## synch_fifo
module synch_fifo #(
    parameter   FIFO_WIDTH = 32,                       
    parameter   FIFO_DEPTH = 16,                       
    parameter   FIFO_PTR = 4                           
) (
    input       clk,                                   
    input       rst_n,                                 
    input       fifo_wren,                             
    input       fifo_rden,                             
    input       [FIFO_WIDTH-1:0] fifo_wrdata,          
    output reg  [FIFO_WIDTH-1:0] fifo_rddata,          
    output      fifo_full,                             
    output      fifo_empty,                            
    output      [FIFO_PTR:0] fifo_room_avail,          
    output      [FIFO_PTR:0] fifo_data_avail           
);
make LEC_CHECK=0 CAP_MARGIN=25 CELL_PAD_IN_SITES_GLOBAL_PLACEMENT=2 CORE_MARGIN=2 CORE_UTILIZATION=40 CTS_CLUSTER_DIAMETER=266 GPL_ROUTABILITY_DRIVEN=0 GPL_TIMING_DRIVEN=0 HOLD_SLACK_MARGIN=0.24 MIN_ROUTING_LAYER=met2 PLACE_DENSITY_LB_ADDON=0.15 SLEW_MARGIN=20 TNS_END_PERCENT=60 finish   # period 3.7 ns
run.sh (not shown) runs the stock make flow with config.mk's settings and CLKGATE_MAP_FILE=.
The first run completed, yet does not pass: negative setup slack.
Then changed:
CAP_MARGIN = 20   (was 25)
CELL_PAD_IN_SITES_GLOBAL_PLACEMENT = default   (was 2)
CORE_UTILIZATION = 56   (was 40)
CTS_CLUSTER_DIAMETER = default   (was 266)
GPL_ROUTABILITY_DRIVEN = default   (was 0)
GPL_TIMING_DRIVEN = default   (was 0)
HOLD_SLACK_MARGIN = default   (was 0.24)
MIN_ROUTING_LAYER = default   (was met2)
PLACE_DENSITY_LB_ADDON = default   (was 0.15)
TNS_END_PERCENT = default   (was 60)
clock period = 5.22 ns   (was 3.7 ns; I/O delays follow)
The new run completed without violations.
Synthesized area does not change.
Die area came out lower by a quarter to a third.
Count of clock-buffer cells in the layout increases by 3.
Clock skew is lower by 0.016 ns.
Setup slack is better by 1.9 ns.
Power came out lower by well over a third.
Non-clock buffer count falls by 151.
Routed wire length falls by a quarter to a third.
Critical path depth climbs by 1.
Then changed:
CORE_UTILIZATION = 40   (was 56)
clock period = 4.95 ns   (was 5.22 ns; I/O delays follow)
What happened: The changed run completed without violations; final area goes up by 2.7%; wire length goes up by 2.5%; global-route usage goes down by 8.1 points.
Then changed:
ABC_AREA = 1   (was default)
CAP_MARGIN = 0   (was 20)
CORE_UTILIZATION = 72   (was 40)
CTS_CLUSTER_SIZE = 10   (was default)
SETUP_SLACK_MARGIN = 0.27   (was default)
clock period = 2.75 ns   (was 4.95 ns; I/O delays follow)
After rerunning:
- The changed run completed without violations
- clock-buffer cell count rose by 16
- core utilization rose by 38 points
- maximum frequency rose by 45%
Then changed:
ABC_AREA = default   (was 1)
CAP_MARGIN = 20   (was 0)
CORE_UTILIZATION = 68   (was 72)
CTS_CLUSTER_SIZE = default   (was 10)
SETUP_SLACK_MARGIN = 1.87   (was 0.27)
clock period = 6.48 ns   (was 2.75 ns; I/O delays follow)
Outcome:
- power went down by well over a third
- via count went down by a quarter to a third
- worst setup slack is better by 2.4 ns
Then changed:
ABC_AREA = 1   (was default)
CAP_MARGIN = 0   (was 20)
CORE_UTILIZATION = 72   (was 68)
CTS_CLUSTER_SIZE = 10   (was default)
PLACE_DENSITY = 0.41   (was default)
SETUP_SLACK_MARGIN = 0.65   (was 1.87)
clock period = 2.75 ns   (was 6.48 ns; I/O delays follow)
What happened: The new run did not get past 5_1_grt. Die size is lower by 7.8%. Area after synthesis is lower by 2.5%. Synthesized cell count is higher by 63%.

========
Setup of v56:
synch_fifo again, from the RTL that the note above started with.
clock: 3.7 ns
lec_check: 0
cap_margin: 25
cell_pad_in_sites_global_placement: 2
core_margin: 2
core_utilization: 40
cts_cluster_diameter: 266
gpl_routability_driven: 0
gpl_timing_driven: 0
hold_slack_margin: 0.24
min_routing_layer: met2
slew_margin: 20
v56: complete, dirty (negative setup slack)
Setup changes, v56 to v54
- GPL_TIMING_DRIVEN: 0 -> unset
- GPL_ROUTABILITY_DRIVEN: 0 -> unset
- CELL_PAD_IN_SITES_GLOBAL_PLACEMENT: 2 -> unset
- HOLD_SLACK_MARGIN: 0.24 -> unset
- CTS_CLUSTER_DIAMETER: 266 -> unset
- MIN_ROUTING_LAYER: met2 -> unset
- CAP_MARGIN: 25 -> 20
- the clock period (ns, I/O delays scaled along): 3.7 -> 10.0
## What came out
Looking at the reports, v54 completed the entire flow and the layout it produced met the timing, DRC and antenna checks. Side by side, layout filler cell count turned out lower in v54 than in v56. v54 vs v56, non-clock buffer count in the final layout went down by about 60%. Lower sequential share of power was reported by v56, not v54. Reported for v54 and v56, simple-gate area share of the yosys netlist turned out identical to the last digit. v54: worst setup slack 5380 ps above v56. Looking at v54 and v56, the area taken by flip-flops and latches is a wash. v54 ended up with fifo_wren as its beginning of the critical path; v56 ended up with rd_ptr[2]. Summary of the comparison: cell total after placement is lower in v54, relative to v56. Compared with v56, v54 shows a logic depth of the worst register-to-register path that is 1 lower.
Here is what was changed in the inputs of v12 compared with v54.
- an added SETUP_SLACK_MARGIN of 0.42
- an added CTS_CLUSTER_SIZE of 15
- an added PLACE_DENSITY of 0.37
- an added HOLD_SLACK_MARGIN of -0.09
- an added CTS_CLUSTER_DIAMETER of 27
- a change of CORE_UTILIZATION from 40 to 72
- a change of the clock period (ns, I/O delays scaled along) from 10.0 to 2.75
v12 failed in 5_1_grt with DPL-0033.
v12 against v54: CTS H-tree depth increased 2, post-synthesis cell type count essentially unchanged, x dimension of the die decreased about 25%, area of the placeable core decreased about 45%.
Floorplan die area went down by more than a quarter going from v54 to v12.
The instance area after placement in v12 was higher than what v54 gave.
> inputs changed (v12 -> v20)
- CORE_UTILIZATION now 19, was 72
- SETUP_SLACK_MARGIN no longer set, was 0.42
- HOLD_SLACK_MARGIN no longer set, was -0.09
- CTS_CLUSTER_SIZE no longer set, was 15
- PLACE_DENSITY no longer set, was 0.37
- CTS_CLUSTER_DIAMETER no longer set, was 27
- the clock period (ns, I/O delays scaled along) now 4.95, was 2.75
Findings:
- v20 completed every stage of the flow, and the final layout passed the timing, DRC and antenna checks.
- On v20: number of instances resized during post-cts repair is 143 lower than what v12 gave.
- Per the comparison of v20 with v12, parity-gate share of the synthesized area counting xor and xnor cells shows no meaningful change, total cell area reported by yosys after synthesis flat, post-DP HPWL rose about 3.6%.
Changes in v57 relative to v20:
- setting SETUP_SLACK_MARGIN to 0.38 for the first time
- changing CORE_UTILIZATION from 19 to 72
- setting ABC_AREA to 1 for the first time
- changing SLEW_MARGIN from 20 to 40
- setting CTS_CLUSTER_SIZE to 14 for the first time
- setting CTS_CLUSTER_DIAMETER to 199 for the first time
- setting PLACE_DENSITY_LB_ADDON to 0.14 for the first time
- changing the clock period (ns, I/O delays scaled along) from 4.95 to 2.75
==> comparison <==
- v57 | stages: all done | timing, DRC, antenna: all pass
- Going from v20 to v57, total half-perimeter wirelength after legalization and detailed placement grows by 2.0 mm.
- Comparing v20 and v57, basic-gate share of the synthesized area counting and, or, nand and nor cells is lower on v20.
- Between v20 and v57, sequential share of layout area increased.
- When v57 is measured against v20, its critical path data required time turns out 750 ps lower.
- Taking v20 as the reference, in v57 count of library flops with an enable pin closely matched the old numbers, worst slew margin relative to its limit increased by 29 points relative to the old numbers, number of well-tap cells placed decreased by 1419 relative to the old numbers.
Input changes introduced in v52 (baseline for comparison: v57):
- changing CTS_CLUSTER_DIAMETER from 199 to 356
- removing PLACE_DENSITY_LB_ADDON (formerly 0.14)
- changing CTS_CLUSTER_SIZE from 14 to 98
- changing SETUP_SLACK_MARGIN from 0.38 to 0.66
- changing CAP_MARGIN from 20 to 0
- changing SLEW_MARGIN from 40 to 20
## What came out
- The flow ended early for v52: it failed with a tool error in 5_1_grt.
- Post-CTS repair timing setup buffer count was lower in v57 than in v52.
- Higher placed instance count among v57 and v52: v57
- Comparing v52 against v57, there is no change at all in yosys stat chip area.
Power and IR drop assume default switching activity.
